// Optimized_Wallace
module Optimized_Wallace(
    input clk, rst,
    input [15:0] A, B,
    output reg [31:0] PRODUCT
);
    genvar i, j;
    wire [31:0] pp [0:15];
    generate
        for (i = 0; i < 16; i = i + 1) begin
            for (j = 0; j < 32; j = j + 1) begin
                if ((j >= i) && (j < i + 16))
                    assign pp[i][j] = A[j - i] & B[i];
                else
                    assign pp[i][j] = 1'b0;
            end
        end
    endgenerate
    wire [31:0] s0, s1_1, c0, c1, c0_2, c1_2, b0, b1, b0_2, b1_2;
     compressor_7to3 u1 (.a1(pp[0]), .a2(pp[1]), .a3(pp[2]), .a4(pp[3]), .a5(pp[4]), .a6(pp[5]), .a7(pp[6]), .s(s0), .c1(b0), .c2(b0_2));
     compressor_7to3 u2 (.a1(pp[7]), .a2(pp[8]), .a3(pp[9]), .a4(pp[10]), .a5(pp[11]), .a6(pp[12]), .a7(pp[13]), .s(s1_1), .c1(b1), .c2(b1_2));
   assign c0   = b0<<1;      
   assign c1   = b1<<1;      
   assign c0_2 = b0_2<<2;    
   assign c1_2 = b1_2<<2;   
    reg [31:0] r_s0, r_s1, r_c0, r_c1, r_c02, r_c12, r_pp14, r_pp15;
    always @(posedge clk or posedge rst) begin
        if (rst) begin
            r_s0 <= 0; r_s1 <= 0;
            r_c0 <= 0; r_c1 <= 0;
            r_c02 <= 0; r_c12 <= 0;
            r_pp14 <= 0; r_pp15 <= 0;
        end 
        else begin
            r_s0 <= s0; r_s1 <= s1_1;
            r_c0 <= c0; r_c1 <= c1;
            r_c02 <= c0_2; r_c12 <= c1_2;
  ...
clock: 1.52 ns
lec_check: 0
abc_area: 1
cap_margin: 20
core_margin: 2
core_utilization: 72
cts_cluster_diameter: 400
cts_cluster_size: 10
hold_slack_margin: 0.29
slew_margin: 20
run.sh (not shown) runs the stock make flow with config.mk's settings and CLKGATE_MAP_FILE=.
The baseline ended with an error in 5_1_grt, error DPL-0038.
Rerun with:
--- a/flow/config.mk
+++ b/flow/config.mk
@@ -8 +7,0 @@
-export ABC_AREA = 1
@@ -12,3 +11 @@
-export CTS_CLUSTER_DIAMETER = 400
-export CTS_CLUSTER_SIZE = 10
-export HOLD_SLACK_MARGIN = 0.29
+export SETUP_SLACK_MARGIN = 0.11
==> flow/constraint.sdc (replaced) <==
create_clock -name core_clock -period 0.858 [get_ports {clk}]
set_input_delay 0.1716 -clock core_clock [delete_from_list [all_inputs] [get_ports {clk}]]
set_output_delay 0.1716 -clock core_clock [all_outputs]
set_load 0.01 [all_outputs]
Result: The new run aborted during 4_1_cts (DPL-0038). Area after synthesis drops by 5.7%. Synthesized cell count drops by 26%. Die area drops by 5.5%.
Rerun with:
--- a/flow/config.mk
+++ b/flow/config.mk
@@ -8 +8,2 @@
-export CAP_MARGIN = 20
+export CAP_MARGIN = 30
+export CORE_ASPECT_RATIO = 0.84
@@ -10,2 +11,2 @@
-export CORE_UTILIZATION = 72
-export SETUP_SLACK_MARGIN = 0.11
+export CORE_UTILIZATION = 40
+export CTS_CLUSTER_SIZE = 24
==> flow/constraint.sdc (replaced) <==
create_clock -name core_clock -period 3.0 [get_ports {clk}]
set_input_delay 0.6000 -clock core_clock [delete_from_list [all_inputs] [get_ports {clk}]]
set_output_delay 0.6000 -clock core_clock [all_outputs]
set_load 0.01 [all_outputs]
After rerunning:
- The changed run produced a clean layout
- die area went up by well over a third
- area after synthesis stays the same
- synthesized cell count is unchanged
Rerun with:
--- a/flow/config.mk
+++ b/flow/config.mk
@@ -8 +8,2 @@
-export CAP_MARGIN = 30
+export CAP_MARGIN = 40
+export CELL_PAD_IN_SITES_DETAIL_PLACEMENT = 1
@@ -11,0 +13 @@
+export CTS_CLUSTER_DIAMETER = 86
@@ -13 +15,3 @@
-export SLEW_MARGIN = 20
+export MIN_ROUTING_LAYER = met2
+export SETUP_SLACK_MARGIN = 0.59
+export SLEW_MARGIN = 25
=> The changed run went through all stages and came out clean; final area grows slightly; clock-buffer cell count shrinks by 31; sequential power came out higher slightly.

========
Optimized_Wallace again, from the RTL that the note above started with.
==> flow/design.v (excerpt) <==
module Optimized_Wallace(
    input clk, rst,
    input [15:0] A, B,
    output reg [31:0] PRODUCT
);
clock: 0.81 ns
lec_check: 0
cap_margin: 20
core_margin: 2
core_utilization: 72
cts_cluster_size: 58
place_density: 0.66
setup_slack_margin: 0.11
slew_margin: 20
The starting point ended with an error in clock tree synthesis (4_1_cts), error DPL-0038.
Rerun with:
--- a/flow/config.mk
+++ b/flow/config.mk
@@ -7,0 +8 @@
+export ABC_AREA = 1
@@ -11,3 +12,3 @@
-export CTS_CLUSTER_SIZE = 58
-export PLACE_DENSITY = 0.66
-export SETUP_SLACK_MARGIN = 0.11
+export CTS_CLUSTER_DIAMETER = 333
+export CTS_CLUSTER_SIZE = 100
+export SETUP_SLACK_MARGIN = 0.25
==> flow/constraint.sdc (replaced) <==
create_clock -name core_clock -period 1.65 [get_ports {clk}]
set_input_delay 0.3300 -clock core_clock [delete_from_list [all_inputs] [get_ports {clk}]]
set_output_delay 0.3300 -clock core_clock [all_outputs]
set_load 0.01 [all_outputs]
With this change the flow failed in global routing (5_1_grt).
Area after synthesis increases by 6.0%.
Die size rose by 5.8%.
Synthesized cell count climbs by 34%.
Rerun with:
--- a/flow/config.mk
+++ b/flow/config.mk
@@ -8 +7,0 @@
-export ABC_AREA = 1
@@ -12,3 +11,3 @@
-export CTS_CLUSTER_DIAMETER = 333
-export CTS_CLUSTER_SIZE = 100
-export SETUP_SLACK_MARGIN = 0.25
+export CTS_CLUSTER_SIZE = 14
+export PLACE_DENSITY_LB_ADDON = 0.29
+export SETUP_SLACK_MARGIN = 0.11
==> flow/constraint.sdc (replaced) <==
create_clock -name core_clock -period 0.81 [get_ports {clk}]
set_input_delay 0.1620 -clock core_clock [delete_from_list [all_inputs] [get_ports {clk}]]
set_output_delay 0.1620 -clock core_clock [all_outputs]
set_load 0.01 [all_outputs]
Effect: Now the flow stopped in clock tree synthesis (4_1_cts) with DPL-0038; synthesized cell count shrinks by 26%; synthesized area is lower by 5.7%; die size drops by 5.5%.
Rerun with:
--- a/flow/config.mk
+++ b/flow/config.mk
@@ -10,4 +10 @@
-export CORE_UTILIZATION = 72
-export CTS_CLUSTER_SIZE = 14
-export PLACE_DENSITY_LB_ADDON = 0.29
-export SETUP_SLACK_MARGIN = 0.11
+export CORE_UTILIZATION = 40
==> flow/constraint.sdc (replaced) <==
create_clock -name core_clock -period 2.74 [get_ports {clk}]
set_input_delay 0.5480 -clock core_clock [delete_from_list [all_inputs] [get_ports {clk}]]
set_output_delay 0.5480 -clock core_clock [all_outputs]
set_load 0.01 [all_outputs]
The new run passed the timing, DRC and antenna checks. Synthesized area stays the same. Synthesized cell count stays the same. Die size rises by 78%.

========
The RTL this note starts from:
==> flow/design.v <==
`timescale 1ns / 1ps
module black_cell(
    input  wire g_left, p_left,
    input  wire g_right, p_right,
    output wire g_out, p_out
);
    assign g_out = g_left | (p_left & g_right);
    assign p_out = p_left & p_right;
endmodule
module gray_cell(
    input  wire g_left, p_left,
    input  wire g_right,
    output wire g_out
);
    assign g_out = g_left | (p_left & g_right);
endmodule
module han_carlson_32(
    input  wire [31:0] a,
    input  wire [31:0] b,
    output wire [31:0] s,
    output wire        ca
);
    wire [31:0] g0, p0;
    assign g0 = a & b;
    assign p0 = a ^ b;
    wire [31:0] gg1, pp1;
    wire [31:0] gg2, pp2;
    wire [31:0] gg3, pp3;
    wire [31:0] gg4, pp4;
    wire [31:0] gg5, pp5;
    genvar i;
    generate
        for (i = 0; i < 32; i = i + 1) begin : STAGE1
            if (i >= 1) begin
                assign gg1[i] = g0[i] | (p0[i] & g0[i-1]);
                assign pp1[i] = p0[i] & p0[i-1];
            end else begin
                assign gg1[i] = g0[i];
                assign pp1[i] = p0[i];
            end
        end
    endgenerate
    generate
        for (i = 0; i < 32; i = i + 1) begin : STAGE2
            if (i >= 2) begin
                assign gg2[i] = gg1[i] | (pp1[i] & gg1[i-2]);
                assign pp2[i] = pp1[i] & pp1[i-2];
            end else begin
                assign gg2[i] = gg1[i];
                assign pp2[i] = pp1[i];
            end
        end
    endgenerate
    generate
        for (i = 0; i < 32; i = i + 1) begin : STAGE3
            if (i >= 4) begin
                assign gg3[i] = gg2[i] | (pp2[i] & gg2[i-4]);
                assign pp3[i] = pp2[i] & pp2[i-4];
            end else begin
                assign gg3[i] = gg2[i];
                assign pp3[i] = pp2[i];
            end
        end
    endgenerate
    generate
        for (i = 0; i < 32; i = i + 1) begin : STAGE4
            if (i >= 8) begin
                assign gg4[i] = gg3[i] | (pp3[i] & gg3[i-8]);
                assign pp4[i] = pp3[i] & pp3[i-8];
            end else begin
                assign gg4[i] = gg3[i];
                assign pp4[i] = pp3[i];
            end
        end
    endgenerate
    generate
        for (i = 0; i < 32; i = i + 1) begin : STAGE5
            if (i >= 16) begin
                assign gg5[i] = gg4[i] | (pp4[i] & gg4[i-16]);
                assign pp5[i] = pp4[i] & pp4[i-16];
            end else begin
                assign gg5[i] = gg4[i];
                assign pp5[i] = pp4[i];
            end
        end
    endgenerate
    wire [31:0] c;
    assign c[0] = 1'b0;
    generate
        for (i = 1; i < 32; i = i + 1) begin : CARRY_ASSIGN
            assign c[i] = gg5[i-1];
        end
    endgenerate
    assign ca = gg5[31];
    assign s = p0 ^ c;
endmodule
module full_adder(
    input a, b, c,
    output s, ca
);
    assign s  = a ^ b ^ c;
    assign ca = (a & b) | (b & c) | (c & a);
endmodule
module compressor_7to3(
    input  [31:0] a1, a2, a3, a4, a5, a6, a7,
    output [31:0] s,
    output [31:0] c1,   
    output [31:0] c2    
);
    genvar j;
    generate
        for (j = 0; j < 32; j = j + 1) begin
            wire s1, s2, s3, s4, d1, d2, d3, d4;
            full_adder f1 (.a(a1[j]), .b(a2[j]), .c(a3[j]), .s(s1), .ca(d1));
            full_adder f2 (.a(a4[j]), .b(a5[j]), .c(a6[j]), .s(s2), .ca(d2));
            full_adder f3 (.a(s1),   .b(s2),   .c(a7[j]),  .s(s3), .ca(d3));
            full_adder f4 (.a(d1),   .b(d2),   .c(d3),    .s(s4), .ca(d4));
            assign s[j]  = s3;
            assign c1[j] = s4;  
            assign c2[j] = d4;  
        end
    endgenerate
endmodule
module csa(
    input  [31:0] a, b, c,
    output [31:0] s,
    output [31:0] ca 
);
    assign s  = a ^ b ^ c;
    assign ca = ((a & b) | (b & c) | (c & a)) << 1;
endmodule
module Optimized_Wallace(
    input clk, rst,
    input [15:0] A, B,
    output reg [31:0] PRODUCT
);
    genvar i, j;
    wire [31:0] pp [0:15];
    generate
        for (i = 0; i < 16; i = i + 1) begin
            for (j = 0; j < 32; j = j + 1) begin
                if ((j >= i) && (j < i + 16))
                    assign pp[i][j] = A[j - i] & B[i];
                else
                    assign pp[i][j] = 1'b0;
            end
        end
    endgenerate
    wire [31:0] s0, s1_1, c0, c1, c0_2, c1_2, b0, b1, b0_2, b1_2;
     compressor_7to3 u1 (.a1(pp[0]), .a2(pp[1]), .a3(pp[2]), .a4(pp[3]), .a5(pp[4]), .a6(pp[5]), .a7(pp[6]), .s(s0), .c1(b0), .c2(b0_2));
     compressor_7to3 u2 (.a1(pp[7]), .a2(pp[8]), .a3(pp[9]), .a4(pp[10]), .a5(pp[11]), .a6(pp[12]), .a7(pp[13]), .s(s1_1), .c1(b1), .c2(b1_2));
   assign c0   = b0<<1;      
   assign c1   = b1<<1;      
   assign c0_2 = b0_2<<2;    
   assign c1_2 = b1_2<<2;   
    reg [31:0] r_s0, r_s1, r_c0, r_c1, r_c02, r_c12, r_pp14, r_pp15;
    always @(posedge clk or posedge rst) begin
        if (rst) begin
            r_s0 <= 0; r_s1 <= 0;
            r_c0 <= 0; r_c1 <= 0;
            r_c02 <= 0; r_c12 <= 0;
            r_pp14 <= 0; r_pp15 <= 0;
        end 
        else begin
            r_s0 <= s0; r_s1 <= s1_1;
            r_c0 <= c0; r_c1 <= c1;
            r_c02 <= c0_2; r_c12 <= c1_2;
            r_pp14 <= pp[14]; r_pp15 <= pp[15];
        end
    end
    wire [31:0] sum2, c1_s2, c2_s2, ca1, ca2;
    compressor_7to3 p1 (.a1(r_s0), .a2(r_s1), .a3(r_c0), .a4(r_c1), .a5(r_c02), .a6(r_c12), .a7(r_pp14), .s(sum2), .c1(c1_s2), .c2(c2_s2));
    assign ca1 = c1_s2<<1;     
    assign ca2 = c2_s2<<2;     
    reg [31:0] rsum2, rca1, rca2, rlt;
    always @(posedge clk or posedge rst) begin
        if (rst) begin
            rsum2 <= 0;
            rca1 <= 0;
            rca2 <= 0;
            rlt <= 0;
        end
        else begin
            rsum2 <= sum2;
            rca1 <= ca1;
            rca2 <= ca2;
            rlt <= r_pp15;
        end
    end
    wire [31:0] ps1, pca1, s, ca;
    csa q1 (.a(rsum2), .b(rca1), .c(rca2), .s(ps1), .ca(pca1));
    csa q2 (.a(rlt), .b(ps1), .c(pca1), .s(s), .ca(ca));
    reg [31:0] rsum, rcarry;
    always @(posedge clk or posedge rst) begin
        if (rst) begin
            rsum <= 0;
            rcarry <= 0;
        end 
        else begin
            rsum <= s;
            rcarry <= ca;
        end
    end
    wire [31:0] sum;
    wire carry;
    han_carlson_32 p2 (.a(rsum), .b(rcarry), .s(sum), .ca(carry));
    always @(posedge clk or posedge rst) begin
        if (rst)
            PRODUCT <= 0;
        else
            PRODUCT <= sum;
    end
endmodule
==> flow/config.mk <==
export PLATFORM = sky130hd
export DESIGN_NAME = Optimized_Wallace
export DESIGN_NICKNAME = Optimized_Wallace
export VERILOG_FILES = /design/flow/design.v
export SDC_FILE = /design/flow/constraint.sdc
export NUM_CORES = 4
export LEC_CHECK = 0
export CAP_MARGIN = 20
export CORE_MARGIN = 2
export CORE_UTILIZATION = 70
export CTS_CLUSTER_SIZE = 25
export SETUP_SLACK_MARGIN = -0.06
export SLEW_MARGIN = 20
==> flow/constraint.sdc <==
create_clock -name core_clock -period 2.08 [get_ports {clk}]
set_input_delay 0.4160 -clock core_clock [delete_from_list [all_inputs] [get_ports {clk}]]
set_output_delay 0.4160 -clock core_clock [all_outputs]
set_load 0.01 [all_outputs]
The baseline completed, yet does not pass: negative setup slack.
Edit:
- ABC_AREA: default -> 1
- CORE_UTILIZATION: 70 -> 72
- CTS_CLUSTER_DIAMETER: default -> 333
- CTS_CLUSTER_SIZE: 25 -> default
- SETUP_SLACK_MARGIN: -0.06 -> 0.3
- clock period: 2.08 -> 1.53 ns (I/O delays scaled with it)
The new run died in clock tree synthesis.
Area after synthesis climbs by 6.0%.
Die area is higher by 3.0%.
Synthesized cell count is higher by 34%.
Edit:
- CTS_CLUSTER_DIAMETER: 333 -> 224
- CTS_CLUSTER_SIZE: default -> 75
- PLACE_DENSITY_LB_ADDON: default -> 0.01
- SETUP_SLACK_MARGIN: 0.3 -> default
- SLEW_MARGIN: 20 -> 5
The changed run aborted during global routing.
Synthesized cell count stays the same.
Area after synthesis does not change.
Die size is unchanged.
Edit:
- ABC_AREA: 1 -> default
- CORE_UTILIZATION: 72 -> 71
- CTS_CLUSTER_DIAMETER: 224 -> default
- CTS_CLUSTER_SIZE: 75 -> default
- PLACE_DENSITY_LB_ADDON: 0.01 -> default
- SLEW_MARGIN: 5 -> 20
- clock period: 1.53 -> 0.906 ns (I/O delays scaled with it)
With this change the flow never finished: it broke off in clock tree synthesis. Synthesized area went down by 5.7%. Die size went down by 4.2%. Synthesized cell count went down by 26%.
Edit:
- CORE_UTILIZATION: 71 -> 40
- SETUP_SLACK_MARGIN: default -> 0.54
- clock period: 0.906 -> 2.74 ns (I/O delays scaled with it)
Result: This time the run finished with timing, DRC and antenna clean; die area grows by about 75%; synthesized area is unchanged; synthesized cell count stays the same.
Power is estimated from default activity; no workload was simulated.
